==> flow/design.v <==
`timescale 1ns / 1ps
module microprocessor(
  input             clk,
  input             sys_rst,
  input      [15:0] din,
  output     [15:0] dout,
  output     [15:0] imem_addr,
  input      [31:0] imem_data,
  output     [15:0] dmem_addr,
  output            dmem_we,
  input      [15:0] dmem_rdata,
  output            halted
);
reg [31:0] IR;             
reg [15:0] GPR [31:0];     
reg [15:0] SGPR;           
reg [15:0] PC;
reg sign, zero, overflow, carry;
reg jmp_flag;
reg stop;
localparam [2:0] idle            = 3'd0;   
localparam [2:0] fetch_inst      = 3'd1;   
localparam [2:0] dec_exec_inst   = 3'd2;   
localparam [2:0] next_inst       = 3'd3;   
localparam [2:0] sense_halt      = 3'd4;   
reg [2:0] state, next_state;
wire [15:0] src1 = GPR[IR[21:17]];
wire [15:0] src2 = IR[16] ? IR[15:0] : GPR[IR[15:11]];
wire [15:0] rdv  = GPR[IR[26:22]];
wire [16:0] sum     = {1'b0, src1} + {1'b0, src2};
wire [15:0] diff    = src1 - src2;
wire [31:0] mul_res = src1 * src2;
wire [15:0] quot    = (src2 == 16'd0) ? 16'hFFFF : (src1 / src2);
reg        wr_en;
reg [15:0] wr_val;
reg        jmp_n;
reg        stop_n;
always @(*) begin
  wr_en  = 1'b1;
  wr_val = rdv;
  jmp_n  = 1'b0;
  stop_n = 1'b0;
  case (IR[31:27])
    5'b00000 : wr_val = SGPR;
    5'b00001     : wr_val = IR[16] ? IR[15:0] : src1;
    5'b00010     : wr_val = sum[15:0];
    5'b00011     : wr_val = diff;
    5'b00100     : wr_val = mul_res[15:0];
    5'b00101     : wr_val = quot;
    5'b00110     : wr_val = src1 | src2;
    5'b00111    : wr_val = src1 & src2;
    5'b01000    : wr_val = src1 ^ src2;
    5'b01001   : wr_val = src1 ~^ src2;
    5'b01010   : wr_val = ~(src1 & src2);
    5'b01011    : wr_val = ~(src1 | src2);
    5'b01100    : wr_val = IR[16] ? ~IR[15:0] : ~src1;
    5'b01111 : wr_val = dmem_rdata;
    default  : wr_en = 1'b0;
  endcase
  case (IR[31:27])
    5'b10000        : jmp_n = 1'b1;
    5'b10001      : jmp_n = carry;
    5'b10011       : jmp_n = sign;
    5'b10101       : jmp_n = zero;
    5'b10111   : jmp_n = overflow;
    5'b10010    : jmp_n = ~carry;
    5'b10100     : jmp_n = ~sign;
    5'b10110     : jmp_n = ~zero;
    5'b11000 : jmp_n = ~overflow;
    5'b11001        : stop_n = 1'b1;
    default      : ;
  endcase
end
wire [15:0] rd_new = wr_en ? wr_val : rdv;
wire sign_n  = (IR[31:27] == 5'b00100) ? mul_res[31] : rd_new[15];
wire zero_n  = (IR[31:27] == 5'b00100) ? ~(|mul_res) : ~(|rd_new);
wire carry_n = (IR[31:27] == 5'b00010) ? sum[16] : 1'b0;
wire ovf_n   = (IR[31:27] == 5'b00010) ? ((~src1[15] & ~src2[15] & rd_new[15]) | (src1[15] & src2[15] & ~rd_new[15])) :
               (IR[31:27] == 5'b00011) ? ((~src1[15] & src2[15] & rd_new[15]) | (src1[15] & ~src2[15] & ~rd_new[15])) :
               1'b0;
always @(posedge clk) begin
  if (sys_rst)
    state <= idle;
  else
    state <= next_state;
end
always @(*) begin
  case (state)
    idle            : next_state = fetch_inst;
    fetch_inst      : next_state = dec_exec_inst;
    dec_exec_inst   : next_state = next_inst;
    next_inst       : next_state = sense_halt;
    sense_halt      : next_state = stop ? sense_halt : fetch_inst;
    default         : next_state = idle;
  endcase
end
always @(posedge clk) begin
  if (sys_rst) begin
    sign     <= 1'b0;
    zero     <= 1'b0;
    overflow <= 1'b0;
    carry    <= 1'b0;
    jmp_flag <= 1'b0;
    stop     <= 1'b0;
  end else begin
    case (state)
      idle: begin
        IR <= 32'h0;
        PC <= 16'd0;
      end
      fetch_inst: begin
        IR <= imem_data;
      end
      dec_exec_inst: begin
        if (wr_en)
          GPR[IR[26:22]] <= wr_val;
        if (IR[31:27] == 5'b00100)
          SGPR <= mul_res[31:16];
        sign     <= sign_n;
        zero     <= zero_n;
        carry    <= carry_n;
        overflow <= ovf_n;
        jmp_flag <= jmp_n;
        stop     <= stop_n;
      end
      next_inst: begin
        PC <= jmp_flag ? IR[15:0] : PC + 16'd1;
      end
      default: ;
    endcase
  end
end
assign imem_addr = PC;
assign dmem_addr = IR[15:0];
assign dmem_we   = (state == dec_exec_inst) && ((IR[31:27] == 5'b01101) || (IR[31:27] == 5'b01110));
assign dout      = (IR[31:27] == 5'b01110) ? din : src1;
assign halted    = stop;
endmodule
export LEC_CHECK = 0
export CAP_MARGIN = 20
export CORE_MARGIN = 2
export CORE_UTILIZATION = 30
export SLEW_MARGIN = 20
create_clock -name core_clock -period 29.4 [get_ports {clk}]
run.sh (not shown) runs the stock make flow with config.mk's settings and CLKGATE_MAP_FILE=.
Edit:
--- a/flow/config.mk
+++ b/flow/config.mk
@@ -9,3 +9,4 @@
 export CORE_MARGIN = 2
-export CORE_UTILIZATION = 30
+export CORE_UTILIZATION = 72
+export MAX_ROUTING_LAYER = met4
 export SLEW_MARGIN = 20
==> flow/constraint.sdc (replaced) <==
create_clock -name core_clock -period 28.3 [get_ports {clk}]
set_input_delay 5.6600 -clock core_clock [delete_from_list [all_inputs] [get_ports {clk}]]
set_output_delay 5.6600 -clock core_clock [all_outputs]
set_load 0.01 [all_outputs]
Result:
- This time the run did not get past 5_1_grt
- synthesized cell count is unchanged
- synthesized area stays the same
- die area came out lower by 58%
Edit:
--- a/flow/config.mk
+++ b/flow/config.mk
@@ -7,6 +7,7 @@
 export LEC_CHECK = 0
+export ABC_AREA = 1
 export CAP_MARGIN = 20
 export CORE_MARGIN = 2
-export CORE_UTILIZATION = 72
-export MAX_ROUTING_LAYER = met4
+export CORE_UTILIZATION = 58
+export SETUP_SLACK_MARGIN = 4.2
 export SLEW_MARGIN = 20
==> flow/constraint.sdc (replaced) <==
create_clock -name core_clock -period 16.3 [get_ports {clk}]
set_input_delay 3.2600 -clock core_clock [delete_from_list [all_inputs] [get_ports {clk}]]
set_output_delay 3.2600 -clock core_clock [all_outputs]
set_load 0.01 [all_outputs]
=>
- The new run completed and failed the layout checks on setup timing
- synthesized area climbs by 1.8%
- die size climbs by 26%
- synthesized cell count climbs by 49%
Edit:
--- a/flow/config.mk
+++ b/flow/config.mk
@@ -7,7 +7,9 @@
 export LEC_CHECK = 0
-export ABC_AREA = 1
 export CAP_MARGIN = 20
 export CORE_MARGIN = 2
-export CORE_UTILIZATION = 58
-export SETUP_SLACK_MARGIN = 4.2
+export CORE_UTILIZATION = 70
+export CTS_CLUSTER_DIAMETER = 189
+export CTS_CLUSTER_SIZE = 100
+export PLACE_DENSITY = 0.37
+export SETUP_SLACK_MARGIN = 5.0
 export SLEW_MARGIN = 20
==> flow/constraint.sdc (replaced) <==
create_clock -name core_clock -period 24.6 [get_ports {clk}]
set_input_delay 4.9200 -clock core_clock [delete_from_list [all_inputs] [get_ports {clk}]]
set_output_delay 4.9200 -clock core_clock [all_outputs]
set_load 0.01 [all_outputs]
After rerunning: With this change the flow never finished: it broke off in 5_1_grt; die size came out lower by 18%; area after synthesis drops by 1.7%; synthesized cell count came out lower by 33%.
Edit:
--- a/flow/config.mk
+++ b/flow/config.mk
@@ -9,7 +9,3 @@
 export CORE_MARGIN = 2
-export CORE_UTILIZATION = 70
-export CTS_CLUSTER_DIAMETER = 189
-export CTS_CLUSTER_SIZE = 100
-export PLACE_DENSITY = 0.37
-export SETUP_SLACK_MARGIN = 5.0
+export CORE_UTILIZATION = 30
 export SLEW_MARGIN = 20
==> flow/constraint.sdc (replaced) <==
create_clock -name core_clock -period 26.2 [get_ports {clk}]
set_input_delay 5.2400 -clock core_clock [delete_from_list [all_inputs] [get_ports {clk}]]
set_output_delay 5.2400 -clock core_clock [all_outputs]
set_load 0.01 [all_outputs]
The changed run reached the layout checks and failed them: setup timing.
Die area came out higher by well over a third.
Synthesized cell count stays the same.
Area after synthesis is unchanged.
